==> flow/design.v <==
module adder_floating_point(
							input logic signed [31:0]  operand_normalized_ieee_a , operand_normalized_ieee_b , 
							output logic signed [31:0]  final_sum , 
							output logic zero ,
							output logic overflow ,
							output logic underflow ,
							input logic op 
							);
logic carrynan;
logic signed [24:0]  fraction_a , fraction_b ; 
logic signed [24:0] sum ; 
logic [7:0] exponent_a , exponent_b , positive_difference , biggest_exponent;
logic signB;
always_comb
	begin
	sum = 0;
	carrynan = 0;
	overflow = 0;
	underflow = 0;
	signB=op^operand_normalized_ieee_b[31];
		fraction_a [22:0] = operand_normalized_ieee_a [22:0] ;
		fraction_a[23] = 1 ;
		fraction_a[24] = 0 ;
		exponent_a = operand_normalized_ieee_a [30:23] ;
		fraction_b [22:0] = operand_normalized_ieee_b [22:0] ;
		fraction_b[23] = 1 ;
		fraction_b[24] = 0 ;
		exponent_b = operand_normalized_ieee_b [30:23] ;
	if(exponent_a >= exponent_b)
		begin	
			positive_difference = exponent_a - exponent_b;
			fraction_b >>>= positive_difference ;
			biggest_exponent = exponent_a ; 
		end
	else 
		begin
			positive_difference = exponent_b - exponent_a;
			fraction_a>>>= positive_difference ;
			biggest_exponent = exponent_b;
		end
		if (&exponent_a & ~&exponent_b)
			final_sum = operand_normalized_ieee_a ;
		else if (&exponent_b & ~&exponent_a)
			begin	
			final_sum[30:0] = operand_normalized_ieee_b[30:0] ;
			final_sum[31] = signB ;
			end
		else if (&exponent_a & &exponent_b )
			begin
					if (operand_normalized_ieee_a[31] != signB)
							final_sum = 32'b01111111100000000000000000000001 ;
						else 
							begin
								{carrynan,final_sum[22:0]} = fraction_a + fraction_b ;
								final_sum[31] = operand_normalized_ieee_a[31];
								final_sum [30:23] = biggest_exponent ;
								if(carrynan)
									final_sum = 32'b01111111100000000000000000000001 ;
							end
			end
		else if ((operand_normalized_ieee_a==0)&(operand_normalized_ieee_b==0))
						final_sum = 32'b0;
		else if ((~&exponent_a & ~&exponent_b) & (operand_normalized_ieee_a[22:0] == operand_normalized_ieee_b[22:0]) & (operand_normalized_ieee_a[31] != signB) & (exponent_a == exponent_b) )
						final_sum = 32'b0;
			else
				begin
if(operand_normalized_ieee_a[31]==signB)
begin
		sum = fraction_a + fraction_b;	
		final_sum[31]=operand_normalized_ieee_a[31];
		if (sum[24] == 1 )
		begin
			biggest_exponent= biggest_exponent + 1 ;
			sum=sum>>1;
end					
end
else
if (exponent_a > exponent_b)
begin
			sum = fraction_a - fraction_b;	
      final_sum[31]=operand_normalized_ieee_a[31];
end
else if (exponent_a < exponent_b)
  begin
		sum = fraction_b - fraction_a;	
final_sum[31]=signB;
end
else if (fraction_a>=fraction_b)
  begin
		sum=fraction_a - fraction_b;
    final_sum[31]=operand_normalized_ieee_a[31];
end
else
  begin
		sum=fraction_b - fraction_a;
	final_sum[31]=signB;
	end
        if (sum[23]==0)
        for(int i =0 ; i<=23;i=i+1)	
        begin
          if(sum[23]==0)
          begin
            if (biggest_exponent>=1) 
            begin	
            biggest_exponent=biggest_exponent-1;
            sum=sum<<1;
            end
          end
        end
 if (sum[24] == 1 )
		begin
			biggest_exponent= biggest_exponent + 1 ;
			sum=sum>>1;
			end     
final_sum[30:23]=biggest_exponent;
final_sum[22:0]=sum[22:0];
		end
if (biggest_exponent == 0)
			begin
			underflow = 1 ; 
			end
else if (biggest_exponent > 8'd254)
			begin
			overflow = 1 ;
			end
zero = (~|final_sum);
end
endmodule
module fp_adder_top (
    input  logic        clk,
    input  logic        rst,
    input  logic        start,
    input  logic [31:0] operand_normalized_ieee_a,
    input  logic [31:0] operand_normalized_ieee_b,
    input  logic        op,
    output logic [31:0] final_sum,
    output logic        finish,
    output logic        zero,
    output logic        overflow,
    output logic        underflow
);
  logic [31:0] a_q, b_q;
  logic        op_q, valid_q;
  logic [31:0] sum_d;
  logic        zero_d, overflow_d, underflow_d;
  always_ff @(posedge clk) begin
    a_q  <= operand_normalized_ieee_a;
    b_q  <= operand_normalized_ieee_b;
    op_q <= op;
    if (rst) valid_q <= 1'b0;
    else     valid_q <= start;
  end
  adder_floating_point u_add (
      .operand_normalized_ieee_a(a_q),
      .operand_normalized_ieee_b(b_q),
      .final_sum(sum_d),
      .zero(zero_d),
      .overflow(overflow_d),
      .underflow(underflow_d),
      .op(op_q)
  );
  always_ff @(posedge clk) begin
    final_sum <= sum_d;
    zero      <= zero_d;
    overflow  <= overflow_d;
    underflow <= underflow_d;
    if (rst) finish <= 1'b0;
    else     finish <= valid_q;
  end
endmodule
Settings: LEC_CHECK=0, ABC_AREA=1, CAP_MARGIN=20, CORE_ASPECT_RATIO=0.5, CORE_MARGIN=2, CORE_UTILIZATION=72, CTS_CLUSTER_DIAMETER=298, CTS_CLUSTER_SIZE=15, PLACE_DENSITY_LB_ADDON=0.21, SETUP_SLACK_MARGIN=4.78, SLEW_MARGIN=20; clock period 15.9 ns.
run.sh (not shown) runs the stock make flow with config.mk's settings and CLKGATE_MAP_FILE=.
The starting point never finished: it broke off in detailed placement (DPL-0038).
Then changed:
==> flow/config.mk (replaced) <==
export PLATFORM = sky130hd
export DESIGN_NAME = fp_adder_top
export DESIGN_NICKNAME = fp_adder_top
export VERILOG_FILES = /design/flow/design.v
export SDC_FILE = /design/flow/constraint.sdc
export NUM_CORES = 4
export LEC_CHECK = 0
export CAP_MARGIN = 20
export CORE_MARGIN = 2
export CORE_UTILIZATION = 72
export CTS_CLUSTER_DIAMETER = 358
export CTS_CLUSTER_SIZE = 31
export PLACE_DENSITY_LB_ADDON = 0.29
export SETUP_SLACK_MARGIN = -1.6
export SLEW_MARGIN = 20
export TNS_END_PERCENT = 30
==> flow/constraint.sdc (replaced) <==
create_clock -name core_clock -period 21.4 [get_ports {clk}]
set_input_delay 4.2800 -clock core_clock [delete_from_list [all_inputs] [get_ports {clk}]]
set_output_delay 4.2800 -clock core_clock [all_outputs]
set_load 0.01 [all_outputs]
Effect: The new run ended with an error in detailed placement (DPL-0038); synthesized cell count shrinks by about a fifth; die area climbs by roughly a tenth; synthesized area rises by roughly a tenth.
Then changed:
==> flow/config.mk (replaced) <==
export PLATFORM = sky130hd
export DESIGN_NAME = fp_adder_top
export DESIGN_NICKNAME = fp_adder_top
export VERILOG_FILES = /design/flow/design.v
export SDC_FILE = /design/flow/constraint.sdc
export NUM_CORES = 4
export LEC_CHECK = 0
export CAP_MARGIN = 20
export CORE_MARGIN = 2
export CORE_UTILIZATION = 50
export SETUP_SLACK_MARGIN = 5.0
export SLEW_MARGIN = 20
==> flow/constraint.sdc (replaced) <==
create_clock -name core_clock -period 21.6 [get_ports {clk}]
set_input_delay 4.3200 -clock core_clock [delete_from_list [all_inputs] [get_ports {clk}]]
set_output_delay 4.3200 -clock core_clock [all_outputs]
set_load 0.01 [all_outputs]
After rerunning: This time the run produced a layout that fails on negative setup slack; die area grows by 43%; synthesized cell count does not change; synthesized area stays the same.
Then changed:
--- a/flow/config.mk
+++ b/flow/config.mk
@@ -8,5 +8,4 @@
 export CAP_MARGIN = 20
 export CORE_MARGIN = 2
-export CORE_UTILIZATION = 50
-export SETUP_SLACK_MARGIN = 5.0
+export CORE_UTILIZATION = 40
 export SLEW_MARGIN = 20
==> flow/constraint.sdc (replaced) <==
create_clock -name core_clock -period 38.9 [get_ports {clk}]
set_input_delay 7.7800 -clock core_clock [delete_from_list [all_inputs] [get_ports {clk}]]
set_output_delay 7.7800 -clock core_clock [all_outputs]
set_load 0.01 [all_outputs]
The new run went through all stages and came out clean; routed wire length shrinks by about a fifth; sequential share of layout area is higher by 1.5 points; hold slack gets worse by 25 ps; cell count falls by about a fifth.
